==> flow/design.v (excerpt) <==
module alu(OPA, OPB, CIN,INP_VALID, CLK, RST, CMD, CE, MODE, COUT, OFLOW, RES, G, E, L, ERR);
Size in the first run: ~49 I/O pins, ~11,000 um^2 of cells after synthesis.
Settings: LEC_CHECK=0, ABC_AREA=1, CAP_MARGIN=20, CELL_PAD_IN_SITES_DETAIL_PLACEMENT=2, CELL_PAD_IN_SITES_GLOBAL_PLACEMENT=1, CORE_ASPECT_RATIO=0.76, CORE_MARGIN=4, CORE_UTILIZATION=37, CTS_CLUSTER_DIAMETER=384, CTS_CLUSTER_SIZE=93, GPL_ROUTABILITY_DRIVEN=0, HOLD_SLACK_MARGIN=-0.03, MAX_ROUTING_LAYER=met4, MIN_ROUTING_LAYER=met2, PLACE_DENSITY=0.39, SETUP_SLACK_MARGIN=-0.62, SLEW_MARGIN=5; clock period 8.0 ns.
run.sh (not shown) runs the stock make flow with config.mk's settings and CLKGATE_MAP_FILE=.
The first run failed in 5_1_grt.
Next try:
Settings changed: ABC_AREA 1 to default, CELL_PAD_IN_SITES_DETAIL_PLACEMENT 2 to default, CELL_PAD_IN_SITES_GLOBAL_PLACEMENT 1 to default, CORE_ASPECT_RATIO 0.76 to 0.5, CORE_MARGIN 4 to 2, CORE_UTILIZATION 37 to 59, CTS_CLUSTER_DIAMETER 384 to 394, CTS_CLUSTER_SIZE 93 to 100, GPL_ROUTABILITY_DRIVEN 0 to default, HOLD_SLACK_MARGIN -0.03 to default, MAX_ROUTING_LAYER met4 to default, MIN_ROUTING_LAYER met2 to default, PLACE_DENSITY 0.39 to default, SETUP_SLACK_MARGIN -0.62 to default, SLEW_MARGIN 5 to 20, TNS_END_PERCENT from default to 25.
Result: The changed run ran to the end with no violations. Area after synthesis came out lower by 3.5%. Die area shrinks by 41%. Synthesized cell count goes down by 22%.
Next try:
Settings changed: ABC_AREA from default to 1, CELL_PAD_IN_SITES_GLOBAL_PLACEMENT from default to 2, CORE_ASPECT_RATIO 0.5 to default, CORE_MARGIN 2 to 8, CORE_UTILIZATION 59 to 40, CTS_CLUSTER_DIAMETER 394 to default, CTS_CLUSTER_SIZE 100 to 60, GPL_TIMING_DRIVEN from default to 0, HOLD_SLACK_MARGIN from default to 0.2, MAX_ROUTING_LAYER from default to met4, MIN_ROUTING_LAYER from default to met2, SETUP_SLACK_MARGIN from default to 0.72, TNS_END_PERCENT 25 to 55.
Effect: The changed run completed with no timing, DRC or antenna violations; critical path depth grows by 3; cell count rose by 32%; synthesized cell count rose by 29%; core utilization goes down by 22 points; wire length climbs by 27%; power fell by 1.6%; worst setup slack improves by 0.26 ns; clock power is lower by about 2%; non-clock buffer count is lower by 4.
Next try:
Settings changed: ABC_AREA 1 to default, CELL_PAD_IN_SITES_GLOBAL_PLACEMENT 2 to default, CORE_ASPECT_RATIO from default to 1.89, CORE_MARGIN 8 to 2, CORE_UTILIZATION 40 to 58, CTS_CLUSTER_DIAMETER from default to 394, CTS_CLUSTER_SIZE 60 to 100, GPL_TIMING_DRIVEN 0 to default, HOLD_SLACK_MARGIN 0.2 to default, MAX_ROUTING_LAYER met4 to default, MIN_ROUTING_LAYER met2 to default, SETUP_SLACK_MARGIN 0.72 to default, TNS_END_PERCENT 55 to 15.
The new run produced a clean layout.
Combinational power stays flat.
Setup slack improved by 0.021 ns.
Utilization is higher by 20 points.
Wire length decreases by 24%.
Hold slack gets better by 0.0069 ns.
Maximum frequency barely changes.
Cell area goes down by 5.2%.
Sequential share of layout area grows by 0.46 points.
Clock skew is about the same.
Global-route usage went down by 9.6 points.
Next try:
Settings changed: CORE_ASPECT_RATIO 1.89 to default, CORE_UTILIZATION 58 to 71, CTS_CLUSTER_DIAMETER 394 to 392, CTS_CLUSTER_SIZE 100 to 99, HOLD_SLACK_MARGIN from default to 0.26, SETUP_SLACK_MARGIN from default to -0.75, TNS_END_PERCENT 15 to default.
Effect:
- worst hold slack barely changes
- synthesized cell count stays the same
- utilization goes up by 14 points
- final cell count goes down by 2.5%

* * *

alu again, from the RTL that the note above started with.
// alu
module alu(OPA, OPB, CIN,INP_VALID, CLK, RST, CMD, CE, MODE, COUT, OFLOW, RES, G, E, L, ERR);
clock: 3.45 ns
lec_check: 0
abc_area: 1
cap_margin: 20
core_margin: 2
core_utilization: 72
cts_cluster_diameter: 308
cts_cluster_size: 14
setup_slack_margin: 1.02
slew_margin: 20
The starting point ended with an error in clock tree synthesis (4_1_cts) with DPL-0038.
Change:
Settings changed: CORE_UTILIZATION 72 to 64, CTS_CLUSTER_DIAMETER 308 to not set, CTS_CLUSTER_SIZE 14 to 99, SETUP_SLACK_MARGIN 1.02 to not set.
Clock period 3.45 ns to 5.4 ns, I/O delays scaled along.
With this change the flow finished but failed the layout checks on negative setup slack.
Die size rose by roughly a tenth.
Synthesized cell count does not change.
Synthesized area is unchanged.
Change:
Settings changed: ABC_AREA 1 to not set, CORE_UTILIZATION 64 to 40, CTS_CLUSTER_SIZE 99 to not set.
Clock period 5.4 ns to 7.41 ns, I/O delays scaled along.
The new run ran to the end with no violations.
Synthesized area goes down by 3.5%.
Setup slack improves by 0.76 ns.
Power goes down by 45%.
Non-clock buffer count goes down by 120.
Wire length goes down by 23%.
Clock power goes down by 15%.
Critical path depth goes down by 3.
Sequential share of layout area goes up by 1.1 points.
Final cell count goes down by 19%.
Change:
Settings changed: CTS_CLUSTER_SIZE set to 98, MAX_ROUTING_LAYER set to met4, SETUP_SLACK_MARGIN set to 1.0.
Clock period 7.41 ns to 8.0 ns, I/O delays scaled along.
The new run ran to the end with no violations.
Non-clock buffer count drops by 19.
First-iteration DRC count climbs by 20%.
Total power drops by 9.4%.

* * *

v58:
The RTL this note starts from:
==> flow/design.v <==
module alu(OPA, OPB, CIN,INP_VALID, CLK, RST, CMD, CE, MODE, COUT, OFLOW, RES, G, E, L, ERR);
    input ['d8-1:0] OPA, OPB;
    input CLK, RST, CE, MODE, CIN;
    input [1:0] INP_VALID;
    input ['d4-1:0] CMD;
    output reg ['d16-1:0] RES;
    output reg COUT;
    output reg OFLOW;
    output reg G;
    output reg E;
    output reg L;
    output reg ERR;
    reg ['d16-1:0] RES_next;
    reg COUT_next, OFLOW_next, G_next, E_next, L_next, ERR_next;
    reg ['d16-1:0] res_t;
    reg cout_t, oflow_t, g_t, e_t, l_t, err_t;
    always @(posedge CLK or posedge RST) begin
        if (RST) begin
            RES <= {'d16{1'b0}};
            COUT <= 1'b0;
            OFLOW <= 1'b0;
            G <= 1'b0;
            E <= 1'b0;
            L <= 1'b0;
            ERR <= 1'b0;
        end
        else begin
                RES <= RES_next;
                COUT <= COUT_next;
                OFLOW <= OFLOW_next;
                G <= G_next;
                E <= E_next;
                L <= L_next;
                ERR <= ERR_next;
        end
    end
    always @(posedge CLK) begin
        res_t = {'d16{1'b0}};
        cout_t = 1'b0;
        oflow_t = 1'b0;
        g_t = 1'b0;
        e_t = 1'b0;
        l_t = 1'b0;
        err_t = 1'b0;
        if (CE) begin
            if (MODE) begin
                case (CMD)
                   'd0: begin
                        if (INP_VALID == 'b11) begin
                            res_t = OPA+ OPB;
                            cout_t = res_t[8]; 
                        end
                   end
                   'd1: begin
                        if (INP_VALID == 'b11) begin
                            oflow_t = (OPA < OPB);
                            res_t = OPA - OPB;
                        end
                   end
                   'd2: begin
                        if (INP_VALID == 'b11) begin
                            res_t = OPA + OPB + CIN;
                            cout_t = res_t[8];
                        end
                   end
                   'd3: begin
                        if (INP_VALID == 'b11) begin
                            oflow_t = (OPA < (OPB + CIN));
                            res_t = OPA - OPB - CIN;
                        end
                   end
                   'd4:  begin
                        if (INP_VALID[0] == 'b1) begin
                            res_t = OPA + 1;
                        end
                   end
                   'd5: begin
                        if (INP_VALID[0] == 'b1) begin
                            res_t = OPA - 1;
                            if (OPA == {'d8{1'b0}}) oflow_t = 1;
                        end
                   end
                   'd6: begin
                        if (INP_VALID[1] == 'b1) begin
                            res_t = OPB + 1;
                        end
                   end
                   'd7: begin
                        if (INP_VALID[1] == 'b1) begin
                            res_t = OPB - 1;
                            if (OPB == {'d8{1'b0}}) oflow_t = 1;
                        end
                   end
                   'd8: begin
                        if (INP_VALID == 'b11) begin
                            if (OPA == OPB) begin
                                e_t = 1'b1;
                                g_t = 1'b0;
                                l_t = 1'b0;
                            end
                            else if (OPA > OPB) begin
                                e_t = 1'b0;
                                g_t = 1'b1;
                                l_t = 1'b0;
                            end
                            else begin
                                e_t = 1'b0;
                                g_t = 1'b0;
                                l_t = 1'b1;
                            end
                        end
                   end
                   'd9: begin
                        if (INP_VALID == 'b11) begin
                            res_t = (OPA + 1) * (OPB + 1);
                        end
                   end
                   'd10: begin
                        if (INP_VALID == 'b11) begin
                            res_t = (OPA << 1) * (OPB);
                        end
                   end
                   'd11: begin
                        if (INP_VALID == 'b11) begin
                            res_t = $signed(OPA) + $signed(OPB);
                            oflow_t =((OPA[7] == OPB[7]) && (res_t[7] != OPA[7]));
                            cout_t = res_t[8];
                            if ($signed(res_t) < 0) l_t = 1'b1;
                            else if ($signed(res_t) > 0) g_t = 1'b1;
                            else e_t = 1'b1;
                        end
                   end
                   'd12: begin
                        if (INP_VALID == 'b11) begin
                            res_t = $signed(OPA) - $signed(OPB);
                            oflow_t = ((OPA[7] != OPB[7]) && (res_t[7] != OPA[7]));
                            cout_t = res_t[8];
                            if ($signed(res_t) < 0) l_t = 1'b1;
                            else if ($signed(res_t) > 0) g_t = 1'b1;
                            else e_t = 1'b1;
                        end
                   end
                   default:;
               endcase
            end
            else begin
                case (CMD)
                    'd0:begin
                        if (INP_VALID == 'b11) res_t = {1'b0, OPA & OPB};
                    end
                    'd1:begin
                        if (INP_VALID == 'b11) res_t = {1'b0, ~(OPA & OPB)};
                    end
                    'd2:begin
                        if (INP_VALID == 'b11)res_t = {1'b0, OPA | OPB};
                    end
                    'd3:begin
                        if (INP_VALID == 'b11)res_t = {1'b0, ~(OPA | OPB)};
                    end
                    'd4:begin
                        if (INP_VALID == 'b11) res_t = {1'b0, OPA ^ OPB};
                    end
                    'd5:begin
                        if (INP_VALID == 'b11) res_t = {1'b0, ~(OPA ^ OPB)};
                    end
                    'd6:begin
                        if (INP_VALID[0] == 'b1)
                            res_t = ~OPA &{'d8 {1'b1}};
                    end
                    'd7:begin
                        if (INP_VALID[1] == 'b1)
                            res_t =  ~OPB&{'d8{1'b1}};
                    end
                    'd8:begin
                        if (INP_VALID[0] == 'b1)
                            res_t = (OPA >> 1) &{'d8{1'b1}} ;
                    end
                    'd9:begin
                        if (INP_VALID[0] == 'b1)
                            res_t = (OPA << 1)&{'d8{1'b1}};
                    end
                    'd10:begin
                        if (INP_VALID[1] == 'b1)
                            res_t = (OPB >> 1)&{'d8{1'b1}};
                    end
                    'd11:begin
                        if (INP_VALID[1] == 'b1)
                            res_t = (OPB << 1)&{'d8{1'b1}};
                    end
                    'd12:begin
                        if (INP_VALID == 'b11) begin
                            if (!(|OPB['d8-1:'d2+1])) begin
                                res_t = ((OPA <<  OPB['d2:0]) | (OPA >> ('d8 -  OPB['d2:0])))&{'d8{1'b1}};
                            end
                            else err_t = 1'b1;
                        end
                    end
                    'd13:begin
                        if (INP_VALID == 'b11) begin
                            if (!(|OPB['d8-1:'d2+1])) begin
                                res_t = ((OPA >> OPB['d2:0]) | (OPA << ('d8 - OPB['d2:0]))) &{'d8{1'b1}};
                            end
                            else err_t = 1'b1;
                        end
                    end
                    default: ;
                endcase
            end
            if(!(MODE == 1 && (CMD == 'd10 || CMD == 'd9 || CMD == 'd12 || CMD == 'd11)))
                res_t = res_t & {'d8{1'b1}};
        end
        RES_next <= res_t;
        COUT_next <= cout_t;
        OFLOW_next <= oflow_t;
        G_next <= g_t;
        E_next <= e_t;
        L_next <= l_t;
        ERR_next <= err_t;
    end
endmodule
Settings: LEC_CHECK=0, ABC_AREA=1, CAP_MARGIN=20, CORE_MARGIN=2, CORE_UTILIZATION=71, PLACE_DENSITY=0.65, SETUP_SLACK_MARGIN=-0.12, SLEW_MARGIN=20; clock period 5.4 ns.
v58: GRT-0232 in global routing (5_1_grt) -> run aborted
> inputs changed (v58 -> v22)
==> flow/config.mk <==
export PLATFORM = sky130hd
export DESIGN_NAME = alu
export DESIGN_NICKNAME = alu
export VERILOG_FILES = /design/flow/design.v
export SDC_FILE = /design/flow/constraint.sdc
export NUM_CORES = 4
export LEC_CHECK = 0
export CAP_MARGIN = 20
export CORE_MARGIN = 2
export CORE_UTILIZATION = 40
export SLEW_MARGIN = 20
==> flow/constraint.sdc <==
create_clock -name core_clock -period 8.0 [get_ports {CLK}]
set_input_delay 1.6000 -clock core_clock [delete_from_list [all_inputs] [get_ports {CLK}]]
set_output_delay 1.6000 -clock core_clock [all_outputs]
set_load 0.01 [all_outputs]
Findings:
v22 against v58: minimum setup slack after placement higher; portion of the post-synthesis area used by sequential elements higher; quantity of gates resized following cts lower.
Synthesized cell count delta for v22 relative to v58: 371 lower
Die outline area on v22 is behind v58.
Changes observed in v22 relative to v58: synthesized chip area reported by yosys lost about 3.5%, number of placement rows picked up an extra 14, HPWL after detailed placement lost 6.1%.
Sort v58 and v22 by cell area after synthesis, ascending, and v22 comes first.
There was hardly any difference in number of flip-flops and latches in the synthesized netlist between v58 and v22.
v22 completed; timing, DRC and antenna clean
In v22 relative to v58, overall die width had gone up by more than a quarter.
For v9, these inputs were changed with respect to v22:
-- flow/config.mk --
<<< v22, line 8
export CAP_MARGIN = 20
export CORE_MARGIN = 2
export CORE_UTILIZATION = 40
export SLEW_MARGIN = 20
>>> v9, line 8
export CAP_MARGIN = 20
export CORE_MARGIN = 2
export CORE_UTILIZATION = 56
export CTS_CLUSTER_DIAMETER = 392
export CTS_CLUSTER_SIZE = 99
export HOLD_SLACK_MARGIN = -0.09
export SETUP_SLACK_MARGIN = 0.74
export SLEW_MARGIN = 20
export TNS_END_PERCENT = 15
Notes after the runs:
In v9 the total wire length turned out 500 um lower than in v22. Instance count on the critical path for v9: about 5% down relative to v22. In v9, the transition time at the pin with the least slew margin came out 0.19 ns below the value in v22.
Inputs modified between v9 and v41:
==> flow/config.mk <==
export PLATFORM = sky130hd
export DESIGN_NAME = alu
export DESIGN_NICKNAME = alu
export VERILOG_FILES = /design/flow/design.v
export SDC_FILE = /design/flow/constraint.sdc
export NUM_CORES = 4
export LEC_CHECK = 0
export CAP_MARGIN = 20
export CELL_PAD_IN_SITES_DETAIL_PLACEMENT = 2
export CELL_PAD_IN_SITES_GLOBAL_PLACEMENT = 1
export CORE_MARGIN = 8
export CORE_UTILIZATION = 37
export CTS_CLUSTER_DIAMETER = 384
export GPL_ROUTABILITY_DRIVEN = 0
export HOLD_SLACK_MARGIN = -0.03
export SLEW_MARGIN = 20
==> comparison <==
Delta (v41 minus v9): design area saw an increase; HPWL reported at the end of detailed placement saw an increase; setup slack saw a decrease; wire length of the first global-routing pass saw an increase. Compared v41 vs v9, and post-detailed-routing wire length is up in v41. On timing-limited maximum frequency, the lower figure sits with v41, not v9. The lower sum of met3 wire segment lengths after detailed routing came out of v41. Compared with v9, v41 instantiates a larger number of standard cells.
Power figures rest on the tool's default switching activity, not on a simulated workload.
